### design/flow/design.v
module  rgb_hsv(
	input                         clk,
	input                         rst,	
	input	     [7:0]            rgb_r,
	input	     [7:0]            rgb_g,
	input	     [7:0]            rgb_b,	
	output reg [8:0] 			  hsv_h, 
	output reg [7:0] 			  hsv_s, 
	output reg [7:0] 			  hsv_v  
);
reg [7:0] top; 
reg [13:0] top_60; 
reg [2:0] rgb_se;
reg [2:0] rgb_se_n; 
reg [7:0] max; 
reg [7:0] min; 
reg [7:0] max_min; 
reg [7:0] hsv_s_m;
reg [7:0] max_n;
reg [7:0] division; 
wire r_g, r_b, g_b;
assign r_g = (rgb_r > rgb_g)? 1'b1:1'b0; 
assign r_b = (rgb_r > rgb_b)? 1'b1:1'b0; 
assign g_b = (rgb_g > rgb_b)? 1'b1:1'b0; 
always @ (posedge clk or negedge rst)
begin
	if (!rst)
	begin
		max <= 8'd0;
		min <= 8'd0;
		top <= 8'd0;
		rgb_se <= 3'b010;
	end
	else 
	begin
	case ({r_g,r_b,g_b})
	3'b000:
			begin 
			max <= rgb_b;
			min <= rgb_r;
			top <= rgb_g - rgb_r; 
			rgb_se <= 3'b000;
			end
	3'b001:
			begin 
			max <= rgb_g;
			min <= rgb_r;
			top <= rgb_b - rgb_r; 
			rgb_se <= 3'b001;
			end
	3'b011:
			begin 
			max <= rgb_g;
			min <= rgb_b;
			top <= rgb_r - rgb_b; 
			rgb_se <= 3'b011;
			end
	3'b100:
			begin 
			max <= rgb_b;
			min <= rgb_g;
			top <= rgb_r - rgb_g; 
			rgb_se <= 3'b100;
			end
	3'b110:
			begin 
			max <= rgb_r;
			min <= rgb_g;
			top <= rgb_b - rgb_g; 
			rgb_se <= 3'b110;
			end
	3'b111:
			begin 
			max <= rgb_r;
			min <= rgb_b;
			top <= rgb_g - rgb_b; 
			rgb_se <= 3'b111;
			end
	default
			begin
			max <= 8'd0;
			min <= 8'd0;
			top <= 8'd0;
			rgb_se <= 3'b010;
			end
	endcase
end
end
always @ (posedge clk or negedge rst)
begin
	if (!rst)
		begin
		top_60 <= 14'd0;
		rgb_se_n <= 3'b010;
		max_min <= 8'd0;
		max_n <= 8'd0;
		end
	else
		begin
		top_60 <= {top,6'b000000} - {top,2'b00}; 
		rgb_se_n <= rgb_se;
		max_min <= max - min;
		max_n <= max;
		end
end
always @ (*)
begin
	division = (max_min > 8'd0) ? top_60 / max_min : 8'd240; 
end
always @ (posedge clk or negedge rst)
begin
	if (!rst)
		hsv_h <= 9'd0;
	else 
	begin
	case (rgb_se_n)
	3'b000:
			hsv_h <= 9'd240 - division; 
	3'b001:
			hsv_h <= 9'd120 + division; 
	3'b011:
			hsv_h <= 9'd120 - division; 
	3'b100:
			hsv_h <= 9'd240 + division; 
	3'b110:
			hsv_h <= 9'd360 - division; 
	3'b111:
			hsv_h <= division; 
	default
			hsv_h <= 9'd0;
	endcase
end
end
always @ (*)
begin
	hsv_s_m = (max_n > 8'd0)? ((max_min == max_n) ? 8'd255 : {max_min[7:0],8'b00000000} / max_n) : 8'd0;
end
always@(posedge clk or negedge rst)
begin
	if (!rst)
      hsv_s <= 8'd0;
	else
	hsv_s <= hsv_s_m;
end
always@(posedge clk or negedge rst)
begin
  if (!rst)
  hsv_v <= 8'd0;
  else
  hsv_v <= max_n;
 end
endmodule
module HSVComparator (
    input   clk,
    input wire [8:0] hsv_get_h, hsv_get_s, hsv_get_v,
    input wire [8:0] hsv_set_h, hsv_set_s, hsv_set_v,
    input wire [2:0] threshold_level,
    output reg [1:0] similar_flag  
);
parameter THRESHOLD1_H = 60, THRESHOLD1_S = 32, THRESHOLD1_V = 32;   
parameter THRESHOLD2_H = 15, THRESHOLD2_S = 8,  THRESHOLD2_V = 8;  
parameter THRESHOLD3_H = 10, THRESHOLD3_S = 5,  THRESHOLD3_V = 5;  
parameter THRESHOLD4_H = 5,  THRESHOLD4_S = 3,  THRESHOLD4_V = 3;   
reg [8:0] h_diff, s_diff, v_diff;
function [8:0] abs_diff;
    input [8:0] a, b;
    if (a > b) begin
        abs_diff = a - b;
    end else begin
        abs_diff = b - a;
    end
endfunction
always @(posedge clk) begin
    similar_flag <= 2'b0;  
    h_diff = abs_diff(hsv_get_h, hsv_set_h);
    s_diff = abs_diff(hsv_get_s, hsv_set_s);
    v_diff = abs_diff(hsv_get_v, hsv_set_v);
    if (h_diff > 180) begin
        h_diff = 360 - h_diff;
    end
    if ({hsv_set_h,hsv_set_s,hsv_set_v} == 24'b0)begin
        similar_flag <= 2'b10;
    end
    else begin
    case(threshold_level)
        3'b000: begin  
            if (h_diff <= THRESHOLD1_H && s_diff <= THRESHOLD1_S && v_diff <= THRESHOLD1_V) begin
                similar_flag <= 2'b01;  
            end
        end
        3'b001: begin  
            if (h_diff <= THRESHOLD2_H && s_diff <= THRESHOLD2_S && v_diff <= THRESHOLD2_V) begin
                similar_flag <= 2'b01;  
            end
        end
        3'b010: begin  
            if (h_diff <= THRESHOLD3_H && s_diff <= THRESHOLD3_S && v_diff <= THRESHOLD3_V) begin
                similar_flag <= 2'b01;  
            end
        end
        3'b111: begin  
            if (h_diff <= THRESHOLD4_H && s_diff <= THRESHOLD4_S && v_diff <= THRESHOLD4_V) begin
                similar_flag <= 2'b01;  
            end
        end
        default: ;  
    endcase 
    end
end
endmodule
module color_match (
    input  wire       clk,
    input  wire       rst_n,
    input  wire [7:0] get_r,
    input  wire [7:0] get_g,
    input  wire [7:0] get_b,
    input  wire [7:0] set_r,
    input  wire [7:0] set_g,
    input  wire [7:0] set_b,
    input  wire [2:0] threshold_level,
    output wire [8:0] get_h,
    output wire [7:0] get_s,
    output wire [7:0] get_v,
    output wire [8:0] set_h,
    output wire [7:0] set_s,
    output wire [7:0] set_v,
    output wire [1:0] similar_flag
);
    rgb_hsv rgb_hsv_get_inst (
        .clk   (clk),
        .rst   (rst_n),
        .rgb_r (get_r),
        .rgb_g (get_g),
        .rgb_b (get_b),
        .hsv_h (get_h),
        .hsv_s (get_s),
        .hsv_v (get_v)
    );
    rgb_hsv rgb_hsv_set_inst (
        .clk   (clk),
        .rst   (rst_n),
        .rgb_r (set_r),
        .rgb_g (set_g),
        .rgb_b (set_b),
        .hsv_h (set_h),
        .hsv_s (set_s),
        .hsv_v (set_v)
    );
    HSVComparator HSVComparator_inst (
        .clk             (clk),
        .hsv_get_h       (get_h),
        .hsv_get_s       ({1'b0, get_s}),
        .hsv_get_v       ({1'b0, get_v}),
        .hsv_set_h       (set_h),
        .hsv_set_s       ({1'b0, set_s}),
        .hsv_set_v       ({1'b0, set_v}),
        .threshold_level (threshold_level),
        .similar_flag    (similar_flag)
    );
endmodule
### design/flow/run.sh
#!/bin/bash
# the make line also repeats each setting of config.mk as NAME=value (left out here)
make -C /OpenROAD-flow-scripts/flow DESIGN_CONFIG=/design/flow/config.mk WORK_HOME=/design/flow/orfs CLKGATE_MAP_FILE= finish
### design/flow/config.mk
export PLATFORM = sky130hd
export DESIGN_NAME = color_match
export DESIGN_NICKNAME = color_match
export VERILOG_FILES = /design/flow/design.v
export SDC_FILE = /design/flow/constraint.sdc
export NUM_CORES = 4
export LEC_CHECK = 0
export CAP_MARGIN = 20
export CORE_MARGIN = 2
export CORE_UTILIZATION = 67
export CTS_CLUSTER_DIAMETER = 352
export CTS_CLUSTER_SIZE = 32
export HOLD_SLACK_MARGIN = -0.09
export MAX_ROUTING_LAYER = met4
export PLACE_DENSITY = 0.6
export SETUP_SLACK_MARGIN = 3.87
export SLEW_MARGIN = 20
export TNS_END_PERCENT = 75
### design/flow/constraint.sdc
create_clock -name core_clock -period 13.4 [get_ports {clk}]
set_input_delay 2.6800 -clock core_clock [delete_from_list [all_inputs] [get_ports {clk}]]
set_output_delay 2.6800 -clock core_clock [all_outputs]
set_load 0.01 [all_outputs]
==> results of run 1 <==
[timing repair]
item	CTS
gates resized	181
setup buffers	157
setup endpoints to repair	34
pin swaps	166
[metrics by stage]
step / setup TNS, ns / util (%) / setup WS (ns) / instances / instance area (um^2)
detailed placement: -315.86 / 90.6 / -14.00 / 6121 / 44400
global placement: -281.72 / 90.6 / -12.83 / 6121 / 44400
CTS: -290.10 / 95.9 / -12.81 / 6310 / 46900
floorplan: -294.84 / - / -13.45 / 4320 / 34500
[routing by layer]
layer	GRT overflow	track usage (%)
met1	18	85.4
met2	358	100
met3	24	76.7
met4	157	91.6
met5	-	-
==> metrics.csv, run 1 <==
metric,value,unit
core,49000,um^2
clock_path_buffers,2,
syn_nets,4913,
most_common_cell,ha_1,
rows,81,
yosys.area_share.xor_xnor,6.45,%
synthCells,4320,
cts_buffers,17,
hpwlAfterDp,99300,um
grt_overflow,557,
syn-cell-area,33200,um^2
failed_stage,global routing (5_1_grt),
topCombFamilyByArea,AND-OR/OR-AND gates,
die_height,227,um
synth.top_cell.area_share,19.5,%
yosys-top-cells-count,"518 x ha_1, 357 x nor2_1, 315 x inv_1",
synthAoiAreaFrac,28.7,%
error_line,[ERROR GRT-0116] Global routing finished with congestion. Check the congestion regions in the DRC Viewer.,
ys_sh_mux,5.76,%
synthTopCellsByArea,"ha_1 19%, dfrtp_1 12%, a21oi_1 4.3%",
initial_core_util,67.9,%
simple_gate_share,20.4,%
cts-hold-fix-buffers,0,
ys_types,120,
place.gp.congestion,1.02,
avgSynthCellArea,7.70,um^2
cts_num_sinks,168,
die_area,51400,um^2
outcome,stopped before the end,
ys_cells,4320,
ys_chip_area,33200,um^2
fa_ha_area_share,21.0,%
numPortBuffers,104,
async_flop_share,98.8,%
ys_ff,168,
cts-root-buf,clkbuf_16,
ys.flop_type,dfrtp_1,
num_io_pins,105,
post-synth-top-area-cell,ha_1,
postSynthSeqShare,12.6,%
ys_warn_count,2,
die_x,227,um
htree_levels,4,
edf_count,0,
grtUsageTotal,88.6,%
==> run 2, diff against run 1 <==
ABC_AREA = 1   (was unset)
CAP_MARGIN = 5   (was 20)
CORE_UTILIZATION = 71   (was 67)
CTS_CLUSTER_DIAMETER = 236   (was 352)
CTS_CLUSTER_SIZE = 33   (was 32)
HOLD_SLACK_MARGIN = -0.1   (was -0.09)
MAX_ROUTING_LAYER = unset   (was met4)
PLACE_DENSITY = unset   (was 0.6)
SETUP_SLACK_MARGIN = 4.45   (was 3.87)
TNS_END_PERCENT = unset   (was 75)
clock period = 15.0 ns   (was 13.4 ns; I/O delays follow)
==> metrics.csv, run 2 <==
metric,value,unit,change
outcome,stopped before the end,,
failed_stage,clock tree synthesis (4_1_cts),,
error_line,"[ERROR DPL-0038] Utilization greater than 100%, impossible to legalize",,
initial_core_util,71.4,%,+3.4 points
synthCells,5067,,+17%
async_flop_share,98.8,%,unchanged
avgSynthCellArea,6.51,um^2,-15%
fa_ha_area_share,21.0,%,about the same
ys_types,74,,-38%
topCombFamilyByArea,simple AND/OR/NAND/NOR gates,,
die_height,220,um,-3.1%
num_io_pins,105,,unchanged
edf_count,0,,unchanged
yosys-top-cells-count,"1,129 x nand2_1, 751 x inv_1, 518 x ha_1",,
ys.flop_type,dfrtp_1,,
die_x,220,um,-3.1%
ys_sh_mux,0.121,%,-5.6 points
post-synth-top-area-cell,ha_1,,
synth.top_cell.area_share,19.6,%,+0.14 points
ys_chip_area,33000,um^2,-0.72%
hpwlAfterDp,112000,um,+13%
post-place-ws,-9.10,ns,+4.90 ns
synthTopCellsByArea,"ha_1 20%, nand2_1 13%, dfrtp_1 12%",,
core,46300,um^2,-5.5%
dp.cells,6877,,+12%
synthAoiAreaFrac,17.3,%,-11 points
postSynthSeqShare,12.7,%,+0.091 points
ys_warn_count,2,,unchanged
syn_nets,5660,,+15%
ys_ff,168,,unchanged
die_area,48200,um^2,-6.2%
simple_gate_share,30.6,%,+10 points
numPortBuffers,104,,unchanged
place.gp.congestion,1.05,,+3.1%
rows,79,,-2.5%
yosys.area_share.xor_xnor,8.15,%,+1.7 points
syn-cell-area,33000,um^2,-0.72%
most_common_cell,nand2_1,,
ys_cells,5067,,+17%
run 2: metrics by stage:
stage	area (um^2)	utilization [%]
after detailed placement	44000	95.1
after global placement	44000	95.1
after floorplan	34000	-
==> run 3, diff against run 2 <==
ABC_AREA = unset   (was 1)
CAP_MARGIN = 20   (was 5)
CORE_UTILIZATION = 40   (was 71)
CTS_CLUSTER_DIAMETER = unset   (was 236)
CTS_CLUSTER_SIZE = unset   (was 33)
HOLD_SLACK_MARGIN = unset   (was -0.1)
PLACE_DENSITY = 0.6   (was unset)
SETUP_SLACK_MARGIN = unset   (was 4.45)
clock period = 23.1 ns   (was 15.0 ns; I/O delays follow)
==> metrics.csv, run 3 <==
metric,value,unit,change
cts_buffers,17,,
cts_num_sinks,168,,
area.sequential,4200,um^2,
ys.flop_type,dfrtp_1,,
setup_slack,-3.50,ns,
outcome,failed layout checks,,
syn2layout_area_growth,48.5,%,
antenna_found_initial,2,,
die_area,85400,um^2,+77%
period_minus_slack,26.60,ns,
met1_length,52600,um,
dr.pass1.iters,7,,
stdcell_count,6819,,
wl_per_cell,17.2,um,
yosys.area_share.xor_xnor,6.45,%,-1.7 points
max_freq,37.6,MHz,
antenna_left,0,,
fa_ha_area_share,21.0,%,about the same
grt_first_pass_wirelength,183000,um,
warnings,79,,
worstSetupEndpoint,rgb_hsv_get_inst.hsv_s[0],,
crit_family,AND-OR/OR-AND gates,,
met3_length,7270,um,
ys_chip_area,33200,um^2,+0.72%
drv_slew,0,,
wirelength,117000,um,
ys_cells,4320,,-15%
max_slew_margin,20.5,%,
ys_warn_count,2,,unchanged
grt_max_degree,95,,
initial_core_util,40.4,%,-31 points
dp.cells,6445,,-6.3%
num_io_pins,105,,unchanged
numPortBuffers,104,,unchanged
clock_path_buffers,2,,
most_common_cell,ha_1,,
grt_overflow,0,,
synthTopCellsByArea,"ha_1 19%, dfrtp_1 12%, a21oi_1 4.3%",,
syn_nets,4913,,-13%
arrival,26.96,ns,
grt_pass1_vias,36854,,
rows,105,,+33%
vias,38119,,
simple_gate_share,20.4,%,-10 points
setup_violations,21,,
cts-hold-fix-buffers,0,,
nFillCells,7285,,
cp_max_fo,7,,
htree_levels,4,,
ys_sh_mux,5.76,%,+5.6 points
reg2reg_from,rgb_hsv_get_inst.max_n[6],,
mi_logic_area,30100,um^2,
cp_num_cells,154,,
wl_met2,54100,um,
die_height,292,um,+33%
clkSlewWorstSetupHoldPaths,0.07,ns,
cts-root-buf,clkbuf_16,,
place.gp.congestion,0.948,,-9.7%
cp-start-kind,flip-flop,,
max_stage_delay,0.54,ns,
drc,0,,
synthAoiAreaFrac,28.7,%,+11 points
yosys-top-cells-count,"518 x ha_1, 357 x nor2_1, 315 x inv_1",,
viasPerCell,5.59,,
hp-start,rgb_hsv_get_inst.rgb_se[0],,
hpwlAfterDp,89200,um,-20%
synthCells,4320,,-15%
drt_iter0_markers,2592,,
async_flop_share,98.8,%,unchanged
topCombFamilyByArea,AND-OR/OR-AND gates,,
r2r_slack,-3.50,ns,
postSynthSeqShare,12.6,%,-0.091 points
ys_ff,168,,unchanged
layout.nets,6330,,
startpoint,rgb_hsv_get_inst.max_n[6],,
crit_slowest_cell,or4b_4,,
grtUsageTotal,26.0,%,
tightest_slew,1.18,ns,
avgSynthCellArea,7.70,um^2,+18%
end_kind,flip-flop,,
clock_latency,0.49,ns,
fin_crit_sh,115,%,
syn-cell-area,33200,um^2,+0.72%
post-synth-top-area-cell,ha_1,,
die_x,292,um,+33%
worst-path-buf-inv,42,,
hold_depth,0,,
routed.top_layer,met5,,
synth.top_cell.area_share,19.5,%,-0.14 points
max_cap_violations,0,,
ys_types,120,,+62%
cts_tree,done,,
min_path_type,flip-flop to flip-flop,,
hold_violations,0,,
whs_endpoint,rgb_hsv_get_inst.rgb_se_n[0],,
edf_count,0,,unchanged
antenna_cells_inserted,0,,
violations,negative setup slack,,
rsz0062_at_grt,true,,
r2r_end,rgb_hsv_get_inst.hsv_s[0],,
clock_skew,0.0145,ns,
cp_common_cell,buf_6,,
core,82200,um^2,+78%
r2r_cells,154,,
crit_type,flip-flop to flip-flop,,
cp.required,23.46,ns,
==> run 3: area by class of cell <==
type,count,share of cell area (%)
multi-input cells,3708,61.0
clock buffers,18,0.889
inverters,316,2.41
clock inverters,13,0.269
well taps,1070,2.71
repair buffers,1526,24.3
flip-flops and latches,168,8.50
==> run 3: stage by stage <==
stage          worst slack (ns)  TNS, ns  hold WS (ns)  instance area, um^2  utilization, %
2_1_floorplan             -3.75   -40.56         0.331                34500               -
3_3_place_gp              -3.96   -31.65         0.337                44200            53.8
3_5_place_dp              -4.05   -42.26         0.338                44200            53.8
4_1_cts                   -3.16   -25.80         0.353                47300            57.5
5_1_grt                   -4.51   -56.18         0.357                49400            60.1
6_report                  -3.50   -32.53         0.350                49400            60.1
==> run 3: repair_timing <==
action / in CTS / in global routing
pin swaps: 236 / 291
setup buffers: 224 / 125
endpoints found under the setup margin: 23 / 24
resized: 192 / 230
==> run 3: per-layer routing <==
metal	track usage (%)	up-vias
li1	-	18863
met1	34.1	17956
met2	43.2	1066
met3	4.70	232
met4	8.58	2
met5	0	-
==> run 4, diff against run 3 <==
ABC_AREA = 1   (was unset)
CAP_MARGIN = 25   (was 20)
CORE_ASPECT_RATIO = 0.65   (was unset)
CORE_MARGIN = 10   (was 2)
CORE_UTILIZATION = 39   (was 40)
CTS_CLUSTER_DIAMETER = 342   (was unset)
CTS_CLUSTER_SIZE = 47   (was unset)
GPL_ROUTABILITY_DRIVEN = 0   (was unset)
GPL_TIMING_DRIVEN = 0   (was unset)
HOLD_SLACK_MARGIN = 0.18   (was unset)
MAX_ROUTING_LAYER = met5   (was unset)
MIN_ROUTING_LAYER = met2   (was unset)
PLACE_DENSITY = unset   (was 0.6)
PLACE_DENSITY_LB_ADDON = 0.2   (was unset)
SLEW_MARGIN = 15   (was 20)
TNS_END_PERCENT = 10   (was unset)
clock period = 19.4 ns   (was 23.1 ns; I/O delays follow)
==> metrics.csv, run 4 <==
metric,value,unit,change
outcome,failed layout checks,,
violations,"design-rule violations, negative setup slack",,
dr.pass1.iters,55,,+48
hold_violations,0,,unchanged
cts_num_sinks,168,,unchanged
edf_count,0,,unchanged
cts-root-buf,clkbuf_16,,
reg2reg_from,rgb_hsv_get_inst.max_n[0],,
clock_skew,0.0201,ns,+0.00558 ns
grt_pass1_vias,54573,,+48%
topCombFamilyByArea,simple AND/OR/NAND/NOR gates,,
synthAoiAreaFrac,17.3,%,-11 points
warnings,79,,unchanged
cts_tree,done,,
setup_violations,24,,+14%
clkSlewWorstSetupHoldPaths,0.09,ns,+0.02 ns
cp_common_cell,buf_4,,
cp_max_fo,8,,+1
drc,3,,+3
fin_crit_sh,122,%,+6.5 points
ys_ff,168,,unchanged
async_flop_share,98.8,%,unchanged
fa_ha_area_share,21.0,%,about the same
numPortBuffers,104,,unchanged
synthTopCellsByArea,"ha_1 20%, nand2_1 13%, dfrtp_1 12%",,
whs_endpoint,rgb_hsv_get_inst.rgb_se_n[0],,
grtUsageTotal,37.3,%,+11 points
crit_type,flip-flop to flip-flop,,
viasPerCell,7.54,,+35%
cp.required,19.78,ns,-3.68 ns
arrival,23.97,ns,-2.99 ns
die_x,381,um,+30%
drt_iter0_markers,12316,,+380%
cp_num_cells,172,,+12%
max_freq,42.4,MHz,+13%
setup_slack,-4.19,ns,-0.696 ns
die_height,255,um,-13%
ys_sh_mux,0.121,%,-5.6 points
rsz0062_at_grt,true,,
startpoint,rgb_hsv_get_inst.max_n[0],,
setup_tns,-73.27,ns,-40.74 ns
yosys.area_share.xor_xnor,8.15,%,+1.7 points
ys_cells,5067,,+17%
syn_nets,5660,,+15%
rows,85,,-19%
vias,53394,,+40%
max_cap_violations,0,,unchanged
r2r_slack,-4.19,ns,-0.70 ns
min_path_type,flip-flop to flip-flop,,
simple_gate_share,30.6,%,+10 points
worst-path-buf-inv,45,,+7.1%
syn2layout_area_growth,41.7,%,
grt_first_pass_wirelength,192000,um,+4.4%
most_common_cell,nand2_1,,
wirelength,132000,um,+12%
yosys-top-cells-count,"1,129 x nand2_1, 751 x inv_1, 518 x ha_1",,
post-place-ws,-7.98,ns,-3.93 ns
initial_core_util,39.6,%,-0.84 points
clock_latency,0.49,ns,about the same
die_area,96900,um^2,+13%
crit_slowest_cell,dfrtp_2,,
cp-start-kind,flip-flop,,
post-synth-top-area-cell,ha_1,,
ys_warn_count,2,,unchanged
period_minus_slack,23.59,ns,-3.00 ns
max_stage_delay,0.49,ns,-0.05 ns
postSynthSeqShare,12.7,%,+0.091 points
tightest_slew,1.03,ns,-0.151 ns
core,83400,um^2,+1.4%
cts_buffers,17,,unchanged
hp-start,rgb_hsv_get_inst.rgb_se[0],,
grt_overflow,0,,unchanged
ys_chip_area,33000,um^2,-0.72%
clock_path_buffers,2,,unchanged
syn-cell-area,33000,um^2,-0.72%
grt_max_degree,96,,+1.1%
hpwlAfterDp,83000,um,-7.0%
stdcell_count,7082,,+3.9%
ys.flop_type,dfrtp_1,,
antenna_left,0,,unchanged
worstSetupEndpoint,rgb_hsv_get_inst.hsv_s[0],,
hold_depth,0,,unchanged
r2r_cells,172,,+12%
synth.top_cell.area_share,19.6,%,+0.14 points
num_io_pins,105,,unchanged
cts-hold-fix-buffers,0,,unchanged
avgSynthCellArea,6.51,um^2,-15%
wl_per_cell,18.6,um,+8.1%
dp.cells,6304,,-2.2%
holdWs,0.353,ns,+0.00319 ns
ys_types,74,,-38%
layout.nets,6511,,+2.9%
utilization,56.1,%,-3.9 points
synthCells,5067,,+17%
antenna_found_initial,2,,unchanged
htree_levels,4,,unchanged
end_kind,flip-flop,,
drv_slew,0,,unchanged
nFillCells,7549,,+3.6%
crit_family,simple AND/OR/NAND/NOR gates,,
r2r_end,rgb_hsv_get_inst.hsv_s[0],,
max_slew_margin,31.1,%,+11 points
run 4: per-layer routing:
layer	routed length, um	vias to the layer above	global-route usage (%)	share of wire (%)
met1	0	18734	-	0
met4	15700	94	6.81	12
li1	-	18439	-	-
met5	2600	-	24.7	2.0
met3	56600	2310	54.8	43
met2	56900	13817	39.1	43
run 4: through the flow:
stage / cell area, um^2
after floorplan: 33200
after CTS: 42000
after global placement: 35700
final: 46800
after detailed placement: 35700
after global routing: 46800
run 4: repair_timing:
| action | in CTS | in global routing |
|---|---|---|
| resized | 510 | 670 |
| cloned | 6 | 4 |
| buffers inserted | 483 | 238 |
| pin swaps | 350 | 558 |
| endpoints found under the setup margin | 26 | 26 |
run 4: cell type report:
| class | instances | area [um^2] | area share (%) |
|---|---|---|---|
| buffer | 71 | 603 | 1.29 |
| sequential | 168 | 4230 | 9.04 |
| timing repair inverter | 2 | 15.0 | 0.0321 |
| inverter | 797 | 3240 | 6.92 |
| multi-input combinational | 4027 | 29900 | 63.9 |
| clock inverter | 15 | 180 | 0.385 |
| timing repair buffer | 834 | 6750 | 14.4 |
| antenna | 20 | 50.0 | 0.107 |
| tap | 1131 | 1420 | 3.02 |
| clock buffer | 17 | 425 | 0.909 |
==> run 5, diff against run 4 <==
ABC_AREA = unset   (was 1)
CAP_MARGIN = 40   (was 25)
CORE_ASPECT_RATIO = 0.57   (was 0.65)
CORE_MARGIN = 3   (was 10)
CORE_UTILIZATION = 31   (was 39)
CTS_CLUSTER_DIAMETER = 136   (was 342)
CTS_CLUSTER_SIZE = unset   (was 47)
GPL_ROUTABILITY_DRIVEN = unset   (was 0)
GPL_TIMING_DRIVEN = unset   (was 0)
HOLD_SLACK_MARGIN = unset   (was 0.18)
MAX_ROUTING_LAYER = unset   (was met5)
MIN_ROUTING_LAYER = met1   (was met2)
PLACE_DENSITY_LB_ADDON = unset   (was 0.2)
SETUP_SLACK_MARGIN = 1.79   (was unset)
SLEW_MARGIN = 5   (was 15)
TNS_END_PERCENT = unset   (was 10)
clock period = 36.2 ns   (was 19.4 ns; I/O delays follow)
==> metrics.csv, run 5 <==
metric,value,unit,change
avgSynthCellArea,7.70,um^2,+18%
min_path_type,flip-flop to flip-flop,,
setup_violations,0,,-100%
r2r_end,rgb_hsv_get_inst.hsv_s[0],,
outcome,no timing/DRC/antenna violations,,
simple_gate_share,20.4,%,-10 points
setup_slack,3.77,ns,+7.97 ns
async_flop_share,98.8,%,unchanged
vias,32687,,-39%
most_common_cell,ha_1,,
max_slew_margin,37.0,%,+5.9 points
cp_num_cells,139,,-19%
yosys-top-cells-count,"518 x ha_1, 357 x nor2_1, 315 x inv_1",,
rows,90,,+5.9%
ys_sh_mux,5.76,%,+5.6 points
grt_use_met3,3.41,%,-51 points
cts-root-buf,clkbuf_16,,
clkSlewWorstSetupHoldPaths,0.07,ns,-0.02 ns
startpoint,rgb_hsv_get_inst.max_n[7],,
place.gp.congestion,0.980,,
end_kind,flip-flop,,
initial_core_util,31.3,%,-8.2 points
area.sequential,4200,um^2,-0.68%
grt_max_degree,63,,-34%
worstSetupEndpoint,rgb_hsv_get_inst.hsv_s[0],,
synthTopCellsByArea,"ha_1 19%, dfrtp_1 12%, a21oi_1 4.3%",,
num_io_pins,105,,unchanged
max_freq,30.8,MHz,-27%
cts_buffers,17,,unchanged
die_x,440,um,+15%
wirelength,108000,um,-18%
gr-usage-met1,29.8,%,+30 points
postSynthSeqShare,12.6,%,-0.091 points
hold_depth,0,,unchanged
syn_nets,4913,,-13%
cp_common_cell,ha_1,,
whs_endpoint,rgb_hsv_set_inst.rgb_se_n[0],,
period_minus_slack,32.43,ns,+8.83 ns
ys_types,120,,+62%
grtUsageTotal,18.6,%,-19 points
grt_overflow,0,,unchanged
hpwlAfterDp,87500,um,+5.4%
dr.pass1.iters,8,,-85%
max_cap_violations,0,,unchanged
grt_pass1_vias,29703,,-46%
warnings,77,,-2.5%
ys_cells,4320,,-15%
dp.cells,5764,,-8.6%
grt_first_pass_wirelength,168000,um,-12%
crit_type,flip-flop to flip-flop,,
die_area,111000,um^2,+15%
cts-hold-fix-buffers,0,,unchanged
rsz0062_at_grt,true,,
crit_family,AND-OR/OR-AND gates,,
edf_count,0,,unchanged
clock_path_buffers,2,,unchanged
cp-start-kind,flip-flop,,
reg2reg_from,rgb_hsv_get_inst.max_n[7],,
ys.flop_type,dfrtp_1,,
die_height,253,um,-0.51%
fa_ha_area_share,21.0,%,about the same
setup_tns,0,ns,+73.27 ns
drt_iter0_markers,3259,,-74%
syn-cell-area,33200,um^2,+0.72%
topCombFamilyByArea,AND-OR/OR-AND gates,,
post-synth-top-area-cell,ha_1,,
ys_chip_area,33200,um^2,+0.72%
numPortBuffers,104,,unchanged
antenna_left,0,,unchanged
clock_latency,0.47,ns,-0.02 ns
viasPerCell,5.63,,-25%
cts_tree,done,,
antenna_found_initial,4,,+2
arrival,32.78,ns,+8.81 ns
fin_crit_sh,89.6,%,-32 points
ys_ff,168,,unchanged
syn2layout_area_growth,10.3,%,
drc,0,,-3
synth.top_cell.area_share,19.5,%,-0.14 points
r2r_cells,139,,-19%
cp_max_fo,17,,+9
crit_slowest_cell,dfrtp_1,,
clock_skew,0.0112,ns,-0.00885 ns
r2r_slack,3.77,ns,+7.97 ns
use_met2,25.4,%,-14 points
synthAoiAreaFrac,28.7,%,+11 points
cts_num_sinks,168,,unchanged
hold_violations,0,,unchanged
htree_levels,4,,unchanged
top_usage_layer,met1,,
mi_logic_area,27500,um^2,-7.9%
worst-path-buf-inv,4,,-91%
cp.required,36.55,ns,+16.77 ns
ys_warn_count,2,,unchanged
core,106000,um^2,+27%
layout.nets,4955,,-24%
drv_slew,0,,unchanged
hp-start,rgb_hsv_set_inst.rgb_se[0],,
stdcell_count,5802,,-18%
post-place-ws,1.54,ns,+9.52 ns
tightest_slew,0.932,ns,-0.101 ns
wl_per_cell,18.6,um,about the same
max_stage_delay,0.61,ns,+0.12 ns
yosys.area_share.xor_xnor,6.45,%,-1.7 points
nFillCells,11185,,+48%
synthCells,4320,,-15%
[run 5: area by class of cell]
| class | instances | area share, % |
|---|---|---|
| clock buffers | 17 | 1.16 |
| well taps | 1426 | 4.86 |
| multi-input cells | 3708 | 75.0 |
| flip-flops and latches | 168 | 11.4 |
| inverters | 316 | 3.23 |
| clock inverters | 15 | 0.443 |
| repair buffers | 151 | 3.81 |
| diodes | 1 | 0.00682 |
[run 5: per-layer routing]
metal	wire (um)	part of all wire, %	vias to the layer above
met5	50	0.046	-
met4	1550	1.4	2
met3	8870	8.2	68
met2	41000	38	1139
met1	56400	52	15377
li1	-	-	16101
[run 5: repair_timing]
action / 4_1_cts / 5_1_grt
gates cloned: 0 / 0
resized: 3 / 31
endpoints found under the setup margin: 1 / 7
pin swaps: 0 / 4
setup buffers: 0 / 5
[run 5: stage by stage]
| stage | hold slack [ns] | area (um^2) | util (%) |
|---|---|---|---|
| finish | 0.349 | 36700 | 34.6 |
| global route | 0.370 | 36700 | 34.6 |
| CTS | 0.350 | 36500 | 34.4 |
| detailed placement | 0.335 | 35900 | 33.8 |
| global placement | 0.334 | 35900 | 33.8 |
| floorplan | 0.331 | 33200 | - |
==> run 6, diff against run 5 <==
CAP_MARGIN = 20   (was 40)
CORE_ASPECT_RATIO = unset   (was 0.57)
CORE_MARGIN = 2   (was 3)
CORE_UTILIZATION = 71   (was 31)
CTS_CLUSTER_DIAMETER = unset   (was 136)
MIN_ROUTING_LAYER = unset   (was met1)
PLACE_DENSITY = 0.65   (was unset)
SETUP_SLACK_MARGIN = 3.64   (was 1.79)
SLEW_MARGIN = 20   (was 5)
clock period = 28.0 ns   (was 36.2 ns; I/O delays follow)
==> metrics.csv, run 6 <==
metric,value,unit,change
yosys-top-cells-count,"518 x ha_1, 357 x nor2_1, 315 x inv_1",,
die_area,48600,um^2,-56%
outcome,stopped before the end,,
initial_core_util,71.7,%,+40 points
cts_num_sinks,168,,unchanged
synth.top_cell.area_share,19.5,%,unchanged
yosys.area_share.xor_xnor,6.45,%,unchanged
syn_nets,4913,,unchanged
die_x,220,um,-50%
synthCells,4320,,unchanged
fa_ha_area_share,21.0,%,unchanged
synthAoiAreaFrac,28.7,%,unchanged
hpwlAfterDp,74300,um,-15%
async_flop_share,98.8,%,unchanged
cts-hold-fix-buffers,0,,unchanged
placed_cell_area,36000,um^2,+0.36%
ys_ff,168,,unchanged
edf_count,0,,unchanged
die_height,220,um,-13%
grt_overflow,78,,
place.gp.congestion,1.00,,+2.1%
numPortBuffers,104,,unchanged
syn-cell-area,33200,um^2,unchanged
ys.flop_type,dfrtp_1,,
ys_cells,4320,,unchanged
avgSynthCellArea,7.70,um^2,unchanged
synthTopCellsByArea,"ha_1 19%, dfrtp_1 12%, a21oi_1 4.3%",,
post-synth-top-area-cell,ha_1,,
ys_sh_mux,5.76,%,unchanged
rows,79,,-12%
htree_levels,4,,unchanged
topCombFamilyByArea,AND-OR/OR-AND gates,,
ys_types,120,,unchanged
clock_path_buffers,2,,unchanged
ys_chip_area,33200,um^2,unchanged
core,46400,um^2,-56%
cts_buffers,17,,unchanged
simple_gate_share,20.4,%,unchanged
post-place-ws,-0.834,ns,-2.37 ns
most_common_cell,ha_1,,
failed_stage,global routing (5_1_grt),,
grtUsageTotal,75.4,%,
error_line,[ERROR GRT-0232] Routing congestion too high. Check the congestion heatmap in the GUI.,,
ys_warn_count,2,,unchanged
cts-root-buf,clkbuf_16,,
postSynthSeqShare,12.6,%,unchanged
num_io_pins,105,,unchanged
-- run 6: repair_timing --
item,in CTS
setup endpoints to repair,23
buffers inserted,354
resized,239
pin swaps,237
gates cloned,1
-- run 6: metrics by stage --
stage	cells
after CTS	5377
after global placement	4990
after detailed placement	4990
after floorplan	4320
-- run 6: per-layer routing --
| metal | GRT overflow | GRT usage [%] |
|---|---|---|
| met2 | 32 | 92.4 |
| met4 | 39 | 70.0 |
| met3 | 1 | 62.1 |
| met5 | 3 | 28.1 |
| met1 | 3 | 75.9 |
==> run 7, diff against run 6 <==
CORE_UTILIZATION = 40   (was 71)
PLACE_DENSITY = 0.6   (was 0.65)
SETUP_SLACK_MARGIN = 5.0   (was 3.64)
clock period = 27.2 ns   (was 28.0 ns; I/O delays follow)
==> metrics.csv, run 7 <==
metric,value,unit,change
cp_num_cells,139,,
antenna_left,0,,
initial_core_util,40.4,%,-31 points
clkSlewWorstSetupHoldPaths,0.08,ns,
min_path_type,flip-flop to flip-flop,,
dp.cells,5572,,+12%
cts-root-buf,clkbuf_16,,
synthCells,4320,,unchanged
most_common_cell,ha_1,,
place.gp.congestion,0.922,,-7.8%
cts_num_sinks,168,,unchanged
drt_iter0_markers,2430,,
yosys.area_share.xor_xnor,6.45,%,unchanged
die_height,292,um,+33%
crit_family,AND-OR/OR-AND gates,,
die_area,85400,um^2,+76%
worst-path-buf-inv,10,,
die_x,292,um,+33%
grt_overflow,0,,
period_minus_slack,26.32,ns,
reg2reg_from,rgb_hsv_get_inst.max_n[6],,
numPortBuffers,104,,unchanged
edf_count,0,,unchanged
rsz0062_at_grt,true,,
ys_ff,168,,unchanged
cts_tree,done,,
ys_cells,4320,,unchanged
synthTopCellsByArea,"ha_1 19%, dfrtp_1 12%, a21oi_1 4.3%",,
post-place-ws,-0.157,ns,+0.677 ns
core,82200,um^2,+77%
rows,105,,+33%
antenna_cells_inserted,0,,
wirelength,112000,um,
tightest_slew,1.20,ns,
r2r_slack,0.88,ns,
utilization,53.5,%,
dr.pass1.iters,9,,
cp-start-kind,flip-flop,,
crit_slowest_cell,or4b_4,,
syn_nets,4913,,unchanged
whs_endpoint,rgb_hsv_get_inst.rgb_se_n[1],,
arrival,26.62,ns,
final_cell_area,44000,um^2,
setup_violations,0,,
ys_warn_count,2,,unchanged
stdcell_count,6060,,
simple_gate_share,20.4,%,unchanged
num_io_pins,105,,unchanged
cp.required,27.50,ns,
ys_chip_area,33200,um^2,unchanged
worstSetupEndpoint,rgb_hsv_get_inst.hsv_s[0],,
end_kind,flip-flop,,
cp_max_fo,15,,
post-synth-top-area-cell,ha_1,,
grt_max_degree,101,,
synth.top_cell.area_share,19.5,%,unchanged
fin_crit_sh,96.8,%,
ys.flop_type,dfrtp_1,,
yosys-top-cells-count,"518 x ha_1, 357 x nor2_1, 315 x inv_1",,
drc,0,,
setup_slack,0.883,ns,
cts-hold-fix-buffers,0,,unchanged
syn-cell-area,33200,um^2,unchanged
max_cap_violations,0,,
topCombFamilyByArea,AND-OR/OR-AND gates,,
crit_type,flip-flop to flip-flop,,
startpoint,rgb_hsv_get_inst.max_n[6],,
warnings,81,,
async_flop_share,98.8,%,unchanged
ys_sh_mux,5.76,%,unchanged
placed_cell_area,37700,um^2,+4.6%
hpwlAfterDp,80800,um,+8.8%
drv_slew,0,,
wl_per_cell,18.5,um,
viasPerCell,5.84,,
cts_buffers,17,,unchanged
clock_latency,0.48,ns,
clock_path_buffers,2,,unchanged
grt_pass1_vias,33765,,
postSynthSeqShare,12.6,%,unchanged
hold_violations,0,,
clock_skew,0.0225,ns,
max_freq,38.0,MHz,
layout.nets,5570,,
vias,35411,,
htree_levels,4,,unchanged
hold_depth,0,,
antenna_found_initial,1,,
r2r_cells,139,,
fa_ha_area_share,21.0,%,unchanged
avgSynthCellArea,7.70,um^2,unchanged
syn2layout_area_growth,32.4,%,
grtUsageTotal,24.6,%,
hp-start,rgb_hsv_get_inst.rgb_se[1],,
max_slew_margin,19.5,%,
cp_common_cell,o21a_1,,
max_stage_delay,0.51,ns,
synthAoiAreaFrac,28.7,%,unchanged
ys_types,120,,unchanged
outcome,no timing/DRC/antenna violations,,
r2r_end,rgb_hsv_get_inst.hsv_s[0],,
grt_first_pass_wirelength,174000,um,
==> run 7: what timing repair did <==
item / 4_1_cts / 5_1_grt
setup endpoints to repair: 24 / 24
gates resized: 222 / 254
buffers inserted: 305 / 151
pin swaps: 258 / 350
==> run 7: final cells by class <==
type / count / area, um^2
fill: 7554 / 38200
multi-input combinational: 3708 / 30500
timing repair buffer: 766 / 6240
sequential: 168 / 4200
tap: 1070 / 1340
inverter: 316 / 1190
clock buffer: 17 / 425
clock inverter: 15 / 173
==> run 7: per-layer routing <==
metal  routed length [um]  global-route usage (%)  part of all wire (%)
met1                50000                    32.7                    45
met2                52300                    41.3                    47
met3                 6810                    3.96                   6.1
met4                 2890                    6.52                   2.6
met5                    0                       0                     0
==> run 7: per-stage QoR <==
| stage | hold slack [ns] | TNS (ns) |
|---|---|---|
| after floorplan | 0.331 | 0 |
| after global placement | 0.337 | 0 |
| after detailed placement | 0.340 | -0.161 |
| after CTS | 0.356 | 0 |
| after global routing | 0.352 | -0.509 |
| final | 0.353 | 0 |
==> run 8, diff against run 7 <==
ABC_AREA = 1   (was unset)
CORE_UTILIZATION = 48   (was 40)
CTS_CLUSTER_DIAMETER = 320   (was unset)
CTS_CLUSTER_SIZE = 100   (was unset)
PLACE_DENSITY = unset   (was 0.6)
PLACE_DENSITY_LB_ADDON = 0.01   (was unset)
SETUP_SLACK_MARGIN = unset   (was 5.0)
TNS_END_PERCENT = 35   (was unset)
clock period = 28.0 ns   (was 27.2 ns; I/O delays follow)
==> metrics.csv, run 8 <==
metric,value,unit,change
outcome,no timing/DRC/antenna violations,,
numPortBuffers,104,,unchanged
worst-path-buf-inv,22,,+12
ys_sh_mux,0.121,%,-5.6 points
setup_slack,2.61,ns,+1.73 ns
grt_first_pass_wirelength,152000,um,-13%
core,68300,um^2,-17%
cp_num_cells,168,,+21%
grt_pass1_vias,29967,,-11%
cts-root-buf,clkbuf_16,,
max_freq,39.4,MHz,+3.7%
reg2reg_from,rgb_hsv_get_inst.max_min[6],,
num_io_pins,105,,unchanged
wl_per_cell,15.3,um,-17%
hpwlAfterDp,76200,um,-5.7%
drv_slew,0,,unchanged
postSynthSeqShare,12.7,%,+0.091 points
ys_types,74,,-38%
cts_num_sinks,168,,unchanged
cp.required,28.33,ns,+0.83 ns
hp-start,rgb_hsv_set_inst.rgb_se[2],,
arrival,25.72,ns,-0.90 ns
startpoint,rgb_hsv_get_inst.max_min[6],,
die_height,266,um,-8.9%
synthCells,5067,,+17%
crit_family,AND-OR/OR-AND gates,,
dr.pass1.iters,5,,-4
topCombFamilyByArea,simple AND/OR/NAND/NOR gates,,
antenna_left,0,,unchanged
htree_levels,4,,unchanged
ys.flop_type,dfrtp_1,,
utilization,52.8,%,-0.73 points
clkSlewWorstSetupHoldPaths,0.07,ns,about the same
clock_latency,0.48,ns,about the same
simple_gate_share,30.6,%,+10 points
warnings,76,,-6.2%
crit_type,flip-flop to flip-flop,,
die_area,70900,um^2,-17%
hold_violations,0,,unchanged
cp_common_cell,nand2_1,,
worstSetupEndpoint,rgb_hsv_get_inst.hsv_h[8],,
holdWs,0.355,ns,+0.00195 ns
yosys.area_share.xor_xnor,8.15,%,+1.7 points
max_stage_delay,0.52,ns,about the same
most_common_cell,nand2_1,,
drt_iter0_markers,1899,,-22%
vias,32114,,-9.3%
crit_slowest_cell,dfrtp_2,,
layout.nets,5767,,+3.5%
tightest_slew,1.10,ns,-0.0974 ns
r2r_slack,2.61,ns,+1.73 ns
ys_chip_area,33000,um^2,-0.72%
async_flop_share,98.8,%,unchanged
synthTopCellsByArea,"ha_1 20%, nand2_1 13%, dfrtp_1 12%",,
min_path_type,flip-flop to flip-flop,,
post-place-ws,0.627,ns,+0.784 ns
grtUsageTotal,26.1,%,+1.4 points
period_minus_slack,25.39,ns,-0.928 ns
fa_ha_area_share,21.0,%,about the same
cts_buffers,17,,unchanged
viasPerCell,5.29,,-9.4%
max_slew_margin,26.4,%,+6.8 points
avgSynthCellArea,6.51,um^2,-15%
rows,96,,-8.6%
cp_max_fo,14,,-1
edf_count,0,,unchanged
die_x,266,um,-8.9%
wirelength,92800,um,-17%
post-synth-top-area-cell,ha_1,,
max_cap_violations,0,,unchanged
place.gp.congestion,0.949,,+2.9%
clock_skew,0.0182,ns,-0.00428 ns
ys_warn_count,2,,unchanged
fin_crit_sh,90.7,%,-6.1 points
synthAoiAreaFrac,17.3,%,-11 points
hold_depth,0,,unchanged
syn_nets,5660,,+15%
grt_overflow,0,,unchanged
r2r_end,rgb_hsv_get_inst.hsv_h[8],,
cts-hold-fix-buffers,0,,unchanged
drc,0,,unchanged
yosys-top-cells-count,"1,129 x nand2_1, 751 x inv_1, 518 x ha_1",,
syn-cell-area,33000,um^2,-0.72%
ys_cells,5067,,+17%
antenna_cells_inserted,0,,unchanged
clock_path_buffers,2,,unchanged
whs_endpoint,rgb_hsv_set_inst.rgb_se_n[2],,
antenna_found_initial,0,,-1
initial_core_util,48.3,%,+7.9 points
synth.top_cell.area_share,19.6,%,+0.14 points
grt_max_degree,95,,-5.9%
cp-start-kind,flip-flop,,
cts_tree,done,,
syn2layout_area_growth,9.32,%,
setup_violations,0,,unchanged
end_kind,flip-flop,,
ys_ff,168,,unchanged
r2r_cells,168,,+21%
==> run 8: per-stage QoR <==
stage               cell area (um^2)  TNS, ns  std cells
global placement               35000        0       6001
detailed placement             35000        0       6001
CTS                            35600        0       6032
global route                   36100   -0.181       6068
floorplan                      33000        0       5067
finish                         36100        0       6068
==> run 8: area by class of cell <==
type | count | area, um^2
multi-input combinational | 4027 | 25600
tap | 882 | 1100
inverter | 797 | 3050
clock inverter | 12 | 154
timing repair buffer | 162 | 1480
fill | 7054 | 32300
timing repair inverter | 1 | 5.00
clock buffer | 19 | 453
sequential | 168 | 4210
==> run 8: repair_timing <==
item / CTS / global route
buffers inserted: 0 / 35
setup endpoints to repair: 0 / 15
gates resized: 0 / 72
==> run 8: routing by layer <==
| layer | wire, um | part of all wire, % | GRT usage (%) | vias to the layer above |
|---|---|---|---|---|
| li1 | - | - | - | 17041 |
| met1 | 46700 | 50 | 37.4 | 14397 |
| met2 | 40500 | 44 | 42.0 | 606 |
| met3 | 4480 | 4.8 | 3.36 | 70 |
| met4 | 1070 | 1.2 | 4.78 | 0 |
| met5 | 0 | 0 | 0 | - |
==> run 9, diff against run 8 <==
CORE_ASPECT_RATIO = 0.53   (was unset)
CORE_UTILIZATION = 55   (was 48)
CTS_CLUSTER_DIAMETER = unset   (was 320)
CTS_CLUSTER_SIZE = 47   (was 100)
MAX_ROUTING_LAYER = met5   (was unset)
PLACE_DENSITY = 0.48   (was unset)
PLACE_DENSITY_LB_ADDON = unset   (was 0.01)
SETUP_SLACK_MARGIN = 3.45   (was unset)
SLEW_MARGIN = 25   (was 20)
TNS_END_PERCENT = 10   (was 35)
clock period = 19.4 ns   (was 28.0 ns; I/O delays follow)
==> metrics.csv, run 9 <==
metric,value,unit,change
ys_types,74,,unchanged
grtUsageTotal,37.7,%,+12 points
hold_violations,0,,unchanged
drt_iter0_markers,4823,,+150%
r2r_cells,175,,+4.2%
cts_tree,done,,
ys.flop_type,dfrtp_1,,
async_flop_share,98.8,%,unchanged
holdWs,0.362,ns,+0.00634 ns
synthAoiAreaFrac,17.3,%,unchanged
fa_ha_area_share,21.0,%,unchanged
yosys.area_share.xor_xnor,8.15,%,unchanged
ys_cells,5067,,unchanged
ys_warn_count,2,,unchanged
nFillCells,3644,,-48%
cp.required,19.77,ns,-8.56 ns
dp.cells,7120,,+19%
crit_type,flip-flop to flip-flop,,
edf_count,0,,unchanged
crit_family,simple AND/OR/NAND/NOR gates,,
max_cap_violations,0,,unchanged
place.gp.congestion,1.02,,+7.1%
cp_common_cell,nand2_2,,
cp_max_fo,8,,-6
htree_levels,4,,unchanged
period_minus_slack,22.95,ns,-2.44 ns
end_kind,flip-flop,,
post-synth-top-area-cell,ha_1,,
warnings,81,,+6.6%
wirelength,135000,um,+45%
synth.top_cell.area_share,19.6,%,unchanged
viasPerCell,5.67,,+7.1%
grt_max_degree,96,,+1.1%
placed_cell_area,44000,um^2,+26%
num_io_pins,105,,unchanged
ys_chip_area,33000,um^2,unchanged
syn2layout_area_growth,51.3,%,
hp-start,rgb_hsv_get_inst.rgb_se[1],,
crit_slowest_cell,dfrtp_1,,
cts_num_sinks,168,,unchanged
reg2reg_from,rgb_hsv_get_inst.max_min[7],,
topCombFamilyByArea,simple AND/OR/NAND/NOR gates,,
tightest_slew,0.936,ns,-0.164 ns
worstSetupEndpoint,rgb_hsv_get_inst.hsv_s[0],,
cts-root-buf,clkbuf_16,,
rows,65,,-32%
avgSynthCellArea,6.51,um^2,unchanged
syn_nets,5660,,unchanged
clkSlewWorstSetupHoldPaths,0.08,ns,about the same
syn-cell-area,33000,um^2,unchanged
numPortBuffers,104,,unchanged
layout.nets,7200,,+25%
simple_gate_share,30.6,%,unchanged
max_slew_margin,37.0,%,+11 points
postSynthSeqShare,12.7,%,unchanged
cts-hold-fix-buffers,0,,unchanged
die_area,62100,um^2,-12%
violations,negative setup slack,,
die_x,341,um,+28%
ys_sh_mux,0.121,%,unchanged
rsz0062_at_grt,true,,
grt_overflow,0,,unchanged
yosys-top-cells-count,"1,129 x nand2_1, 751 x inv_1, 518 x ha_1",,
synthCells,5067,,unchanged
grt_pass1_vias,36606,,+22%
setup_slack,-3.55,ns,-6.16 ns
whs_endpoint,rgb_hsv_get_inst.rgb_se_n[1],,
antenna_left,0,,unchanged
hpwlAfterDp,96500,um,+27%
cts_buffers,17,,unchanged
min_path_type,flip-flop to flip-flop,,
startpoint,rgb_hsv_get_inst.max_min[7],,
max_freq,43.6,MHz,+11%
r2r_slack,-3.55,ns,-6.16 ns
clock_latency,0.47,ns,about the same
ys_ff,168,,unchanged
setup_violations,24,,+24
cp_num_cells,175,,+4.2%
die_height,182,um,-32%
arrival,23.32,ns,-2.40 ns
clock_path_buffers,2,,unchanged
cp-start-kind,flip-flop,,
grt_first_pass_wirelength,190000,um,+26%
core,59400,um^2,-13%
synthTopCellsByArea,"ha_1 20%, nand2_1 13%, dfrtp_1 12%",,
fin_crit_sh,118,%,+28 points
drc,0,,unchanged
most_common_cell,nand2_1,,
hold_depth,0,,unchanged
drv_slew,0,,unchanged
max_stage_delay,0.44,ns,-0.08 ns
dr.pass1.iters,9,,+4
antenna_found_initial,2,,+2
clock_skew,0.0168,ns,-0.00143 ns
initial_core_util,55.6,%,+7.3 points
worst-path-buf-inv,34,,+55%
outcome,failed layout checks,,
vias,42080,,+31%
final_cell_area,50000,um^2,+38%
r2r_end,rgb_hsv_get_inst.hsv_s[0],,
wl_per_cell,18.1,um,+19%
stdcell_count,7427,,+22%
run 9: timing repair:
item / 4_1_cts / 5_1_grt
gates resized: 230 / 560
gates cloned: 0 / 2
pin swaps: 186 / 478
buffers inserted: 143 / 127
setup endpoints to repair: 28 / 28
run 9: through the flow:
stage | setup TNS [ns] | util (%) | setup WS, ns
floorplan | -62.69 | - | -3.46
global placement | -57.05 | 74.2 | -3.83
detailed placement | -72.04 | 74.2 | -4.29
CTS | -46.37 | 78.3 | -2.58
global route | -90.99 | 84.1 | -4.77
finish | -58.35 | 84.1 | -3.55
run 9: cell type report:
type / count / area (um^2) / area share (%)
flip-flops and latches: 168 / 4200 / 8.41
clock buffers: 17 / 425 / 0.852
well taps: 804 / 1010 / 2.01
multi-input cells: 4027 / 28500 / 57.2
clock inverters: 15 / 224 / 0.448
diodes: 3 / 7.51 / 0.0150
inverters: 797 / 3080 / 6.16
repair inverters: 1 / 5.00 / 0.0100
repair buffers: 1595 / 12500 / 24.9
run 9: metal layers:
| metal | track usage (%) | vias up | part of all wire [%] |
|---|---|---|---|
| met4 | 6.94 | 0 | 3.5 |
| li1 | - | 19954 | - |
| met1 | 58.4 | 19291 | 45 |
| met5 | 0 | - | 0 |
| met3 | 8.27 | 414 | 12 |
| met2 | 52.6 | 2421 | 40 |
==> run 10, diff against run 9 <==
CAP_MARGIN = 0   (was 20)
CORE_ASPECT_RATIO = unset   (was 0.53)
CORE_UTILIZATION = 71   (was 55)
CTS_CLUSTER_DIAMETER = 395   (was unset)
CTS_CLUSTER_SIZE = 33   (was 47)
HOLD_SLACK_MARGIN = -0.1   (was unset)
MAX_ROUTING_LAYER = unset   (was met5)
PLACE_DENSITY = unset   (was 0.48)
SETUP_SLACK_MARGIN = unset   (was 3.45)
SLEW_MARGIN = 20   (was 25)
TNS_END_PERCENT = unset   (was 10)
clock period = 18.3 ns   (was 19.4 ns; I/O delays follow)
==> metrics.csv, run 10 <==
metric,value,unit,change
fa_ha_area_share,21.0,%,unchanged
hpwlAfterDp,109000,um,+13%
initial_core_util,71.4,%,+16 points
async_flop_share,98.8,%,unchanged
num_io_pins,105,,unchanged
dp.cells,6844,,-3.9%
post-synth-top-area-cell,ha_1,,
syn_nets,5660,,unchanged
core,46300,um^2,-22%
place.gp.congestion,1.05,,+3.6%
synthTopCellsByArea,"ha_1 20%, nand2_1 13%, dfrtp_1 12%",,
die_x,220,um,-36%
die_area,48200,um^2,-22%
avgSynthCellArea,6.51,um^2,unchanged
die_height,220,um,+20%
rows,79,,+22%
simple_gate_share,30.6,%,unchanged
ys_chip_area,33000,um^2,unchanged
ys_types,74,,unchanged
ys_sh_mux,0.121,%,unchanged
ys.flop_type,dfrtp_1,,
synthAoiAreaFrac,17.3,%,unchanged
error_line,"[ERROR DPL-0038] Utilization greater than 100%, impossible to legalize",,
ys_warn_count,2,,unchanged
most_common_cell,nand2_1,,
outcome,stopped before the end,,
syn-cell-area,33000,um^2,unchanged
numPortBuffers,104,,unchanged
yosys-top-cells-count,"1,129 x nand2_1, 751 x inv_1, 518 x ha_1",,
edf_count,0,,unchanged
yosys.area_share.xor_xnor,8.15,%,unchanged
synthCells,5067,,unchanged
postSynthSeqShare,12.7,%,unchanged
ys_ff,168,,unchanged
failed_stage,clock tree synthesis (4_1_cts),,
topCombFamilyByArea,simple AND/OR/NAND/NOR gates,,
synth.top_cell.area_share,19.6,%,unchanged
ys_cells,5067,,unchanged
[run 10: through the flow]
step	hold slack (ns)	instance area (um^2)	worst slack (ns)
3_3_place_gp	0.331	43800	-3.42
2_1_floorplan	0.331	34000	-4.21
3_5_place_dp	0.338	43800	-5.68
==> run 11, diff against run 10 <==
CAP_MARGIN = 20   (was 0)
CORE_UTILIZATION = 55   (was 71)
CTS_CLUSTER_DIAMETER = unset   (was 395)
CTS_CLUSTER_SIZE = unset   (was 33)
GPL_TIMING_DRIVEN = 0   (was unset)
HOLD_SLACK_MARGIN = unset   (was -0.1)
MAX_ROUTING_LAYER = met5   (was unset)
PLACE_DENSITY = 0.5   (was unset)
SETUP_SLACK_MARGIN = 5.0   (was unset)
clock period = 26.4 ns   (was 18.3 ns; I/O delays follow)
==> metrics.csv, run 11 <==
metric,value,unit,change
violations,negative setup slack,,
hp-start,rgb_hsv_get_inst.rgb_se[0],,
grt_first_pass_wirelength,176000,um,
max_slew_margin,18.3,%,
drv_slew,0,,
synthCells,5067,,unchanged
layout.nets,6723,,
setup_slack,-0.561,ns,
post-synth-top-area-cell,ha_1,,
cp_num_cells,177,,
r2r_cells,177,,
period_minus_slack,26.96,ns,
viasPerCell,6.04,,
num_io_pins,105,,unchanged
antenna_found_initial,8,,
cts_buffers,17,,
max_stage_delay,0.61,ns,
gr-usage-met1,42.8,%,
clock_latency,0.50,ns,
hold_violations,0,,
use_met2,57.7,%,
ys_cells,5067,,unchanged
vias,41763,,
tightest_slew,1.21,ns,
numPortBuffers,104,,unchanged
fin_crit_sh,102,%,
rsz0062_at_grt,true,,
clkSlewWorstSetupHoldPaths,0.08,ns,
cp_max_fo,6,,
r2r_slack,-0.56,ns,
setup_violations,9,,
outcome,failed layout checks,,
most_common_cell,nand2_1,,
grt_use_met3,5.65,%,
final_cell_area,47500,um^2,
ys_warn_count,2,,unchanged
die_x,249,um,+13%
syn_nets,5660,,unchanged
grt_max_degree,91,,
grtUsageTotal,34.2,%,
setup_tns,-2.95,ns,
avgSynthCellArea,6.51,um^2,unchanged
postSynthSeqShare,12.7,%,unchanged
wl_per_cell,19.9,um,
synth.top_cell.area_share,19.6,%,unchanged
arrival,27.29,ns,
fa_ha_area_share,21.0,%,unchanged
simple_gate_share,30.6,%,unchanged
warnings,81,,
initial_core_util,55.8,%,-16 points
crit_slowest_cell,o21ai_0,,
dr.pass1.iters,17,,
end_kind,flip-flop,,
ys.flop_type,dfrtp_1,,
ys_ff,168,,unchanged
min_path_type,flip-flop to flip-flop,,
hold_depth,0,,
crit_type,flip-flop to flip-flop,,
ys_types,74,,unchanged
drc,0,,
cts-root-buf,clkbuf_16,,
htree_levels,4,,
rows,89,,+13%
syn2layout_area_growth,43.8,%,
synthAoiAreaFrac,17.3,%,unchanged
top_usage_layer,met2,,
cts_num_sinks,168,,
grt_overflow,0,,
crit_family,AND-OR/OR-AND gates,,
cp-start-kind,flip-flop,,
die_height,249,um,+13%
placed_cell_area,35800,um^2,-18%
whs_endpoint,rgb_hsv_get_inst.rgb_se_n[0],,
ys_chip_area,33000,um^2,unchanged
max_cap_violations,0,,
clock_skew,0.0305,ns,
topCombFamilyByArea,simple AND/OR/NAND/NOR gates,,
place.gp.congestion,0.941,,-11%
die_area,62000,um^2,+29%
hpwlAfterDp,72600,um,-33%
syn-cell-area,33000,um^2,unchanged
startpoint,rgb_hsv_get_inst.max_min[7],,
ys_sh_mux,0.121,%,unchanged
synthTopCellsByArea,"ha_1 20%, nand2_1 13%, dfrtp_1 12%",,
core,59100,um^2,+28%
clock_path_buffers,2,,
antenna_left,0,,
max_freq,37.1,MHz,
dp.cells,5945,,-13%
r2r_end,rgb_hsv_get_inst.hsv_h[6],,
yosys.area_share.xor_xnor,8.15,%,unchanged
worst-path-buf-inv,46,,
drt_iter0_markers,4612,,
cts_tree,done,,
worstSetupEndpoint,rgb_hsv_get_inst.hsv_h[6],,
async_flop_share,98.8,%,unchanged
reg2reg_from,rgb_hsv_get_inst.max_min[7],,
edf_count,0,,unchanged
cp.required,26.73,ns,
yosys-top-cells-count,"1,129 x nand2_1, 751 x inv_1, 518 x ha_1",,
wirelength,138000,um,
grt_pass1_vias,36544,,
stdcell_count,6918,,
cts-hold-fix-buffers,0,,
-- run 11: metrics by stage --
stage                     hold WS (ns)  worst slack [ns]  utilization [%]
final                            0.344            -0.561             80.3
after global routing             0.353             -1.91             80.3
after CTS                        0.348              4.17             72.8
after detailed placement         0.337             0.630             60.5
after global placement           0.334             0.826             60.4
after floorplan                  0.331              3.89                -
-- run 11: area by class of cell --
class,count,area [um^2]
Timing Repair inverter,1,6.26
Sequential cell,168,4220
Clock inverter,12,92.6
Inverter,797,3210
Clock buffer,20,447
Buffer,75,663
Fill cell,3824,11700
Multi-Input combinational cell,4027,29500
Tap cell,773,967
Antenna cell,2,5.00
Timing Repair Buffer,1043,8330
-- run 11: repair_timing --
item / in CTS / in global routing
endpoints found under the hold margin: 0 / 0
setup buffers: 688 / 242
gates resized: 379 / 608
endpoints found under the setup margin: 24 / 24
pin swaps: 349 / 512
gates cloned: 6 / 3
-- run 11: layer usage --
metal	up-vias	wire length (um)
li1	19019	-
met4	12	10600
met5	-	139
met1	19062	52200
met3	1074	15000
met2	2596	60000
==> run 12, diff against run 11 <==
ABC_AREA = unset   (was 1)
CTS_CLUSTER_DIAMETER = 358   (was unset)
CTS_CLUSTER_SIZE = 99   (was unset)
GPL_TIMING_DRIVEN = unset   (was 0)
MAX_ROUTING_LAYER = unset   (was met5)
PLACE_DENSITY = 0.6   (was 0.5)
SETUP_SLACK_MARGIN = unset   (was 5.0)
clock period = 17.2 ns   (was 26.4 ns; I/O delays follow)
==> metrics.csv, run 12 <==
metric,value,unit,change
outcome,failed layout checks,,
violations,negative setup slack,,
simple_gate_share,20.4,%,-10 points
hpwlAfterDp,88900,um,+22%
clock_skew,0.0148,ns,-0.0157 ns
crit_type,flip-flop to flip-flop,,
grtUsageTotal,36.9,%,+2.8 points
topCombFamilyByArea,AND-OR/OR-AND gates,,
grt_first_pass_wirelength,191000,um,+8.5%
synthAoiAreaFrac,28.7,%,+11 points
ys_chip_area,33200,um^2,+0.72%
cts_tree,done,,
ys_cells,4320,,-15%
warnings,81,,unchanged
drv_slew,0,,unchanged
startpoint,rgb_hsv_get_inst.max_min[6],,
antenna_cells_inserted,0,,-2
reg2reg_from,rgb_hsv_get_inst.max_min[6],,
cts-root-buf,clkbuf_16,,
clock_latency,0.47,ns,-0.03 ns
viasPerCell,6.08,,+0.74%
stdcell_count,6637,,-4.1%
max_freq,38.0,MHz,+2.5%
yosys-top-cells-count,"518 x ha_1, 357 x nor2_1, 315 x inv_1",,
antenna_found_initial,1,,-7
die_height,250,um,+0.36%
edf_count,0,,unchanged
wl_per_cell,19.0,um,-4.7%
post-place-ws,-9.50,ns,-10.13 ns
die_area,62400,um^2,+0.71%
ys.flop_type,dfrtp_1,,
hold_violations,0,,unchanged
grt_pass1_vias,38416,,+5.1%
antenna_left,0,,unchanged
max_cap_violations,0,,unchanged
synthTopCellsByArea,"ha_1 19%, dfrtp_1 12%, a21oi_1 4.3%",,
setup_violations,28,,+19
avgSynthCellArea,7.70,um^2,+18%
cp-start-kind,flip-flop,,
initial_core_util,55.4,%,-0.43 points
clock_path_buffers,2,,unchanged
ys_sh_mux,5.76,%,+5.6 points
clkSlewWorstSetupHoldPaths,0.07,ns,about the same
post-synth-top-area-cell,ha_1,,
numPortBuffers,104,,unchanged
cts_buffers,17,,unchanged
whs_endpoint,rgb_hsv_get_inst.rgb_se_n[0],,
dr.pass1.iters,8,,-9
cts-hold-fix-buffers,0,,unchanged
min_path_type,flip-flop to flip-flop,,
r2r_slack,-9.10,ns,-8.54 ns
place.gp.congestion,0.973,,+3.4%
ys_ff,168,,unchanged
layout.nets,6435,,-4.3%
synthCells,4320,,-15%
ys_warn_count,2,,unchanged
htree_levels,4,,unchanged
max_stage_delay,0.56,ns,-0.05 ns
crit_slowest_cell,or4b_4,,
grt_max_degree,93,,+2.2%
period_minus_slack,26.30,ns,-0.661 ns
cts_num_sinks,168,,unchanged
hp-start,rgb_hsv_get_inst.rgb_se[0],,
async_flop_share,98.8,%,unchanged
syn-cell-area,33200,um^2,+0.72%
setup_slack,-9.10,ns,-8.54 ns
rsz0062_at_grt,true,,
dp.cells,6252,,+5.2%
syn2layout_area_growth,49.6,%,
end_kind,flip-flop,,
worstSetupEndpoint,rgb_hsv_get_inst.hsv_h[6],,
arrival,26.69,ns,-0.60 ns
most_common_cell,ha_1,,
grt_overflow,0,,unchanged
postSynthSeqShare,12.6,%,-0.091 points
drt_iter0_markers,4134,,-10%
crit_family,AND-OR/OR-AND gates,,
max_slew_margin,22.0,%,+3.6 points
r2r_end,rgb_hsv_get_inst.hsv_h[6],,
cp_max_fo,12,,+6
die_x,250,um,+0.36%
wirelength,126000,um,-8.6%
tightest_slew,1.17,ns,-0.0461 ns
rows,90,,+1.1%
ys_types,120,,+62%
cp.required,17.59,ns,-9.14 ns
yosys.area_share.xor_xnor,6.45,%,-1.7 points
syn_nets,4913,,-13%
fa_ha_area_share,21.0,%,about the same
synth.top_cell.area_share,19.5,%,-0.14 points
worst-path-buf-inv,15,,-67%
-- run 12: metal layers --
layer	global-route usage [%]	routed length, um	part of all wire, %
met5	0	0	0
met4	12.2	5170	4.1
met3	5.45	10200	8.1
met2	61.4	57500	46
met1	48.9	53200	42
-- run 12: what timing repair did --
item	in CTS	in global routing
resized	199	193
endpoints found under the setup margin	27	28
cloned	0	0
pin swaps	178	269
buffers inserted	241	130
-- run 12: area by class of cell --
cell class / count / area, um^2
clock buffers: 20 / 457
clock inverters: 12 / 159
fillers: 3884 / 10300
inverters: 316 / 1190
multi-input cells: 3708 / 30000
flip-flops and latches: 168 / 4200
well taps: 782 / 978
repair buffers: 1631 / 12700
-- run 12: metrics by stage --
| stage | cell area, um^2 | util, % | setup TNS (ns) | hold WS (ns) |
|---|---|---|---|---|
| 2_1_floorplan | 34500 | - | -184.10 | 0.331 |
| 3_3_place_gp | 44600 | 74.3 | -175.80 | 0.335 |
| 3_5_place_dp | 44600 | 74.3 | -185.39 | 0.335 |
| 4_1_cts | 47800 | 79.7 | -162.15 | 0.350 |
| 5_1_grt | 49700 | 82.9 | -212.80 | 0.361 |
| 6_report | 49700 | 82.9 | -185.57 | 0.349 |
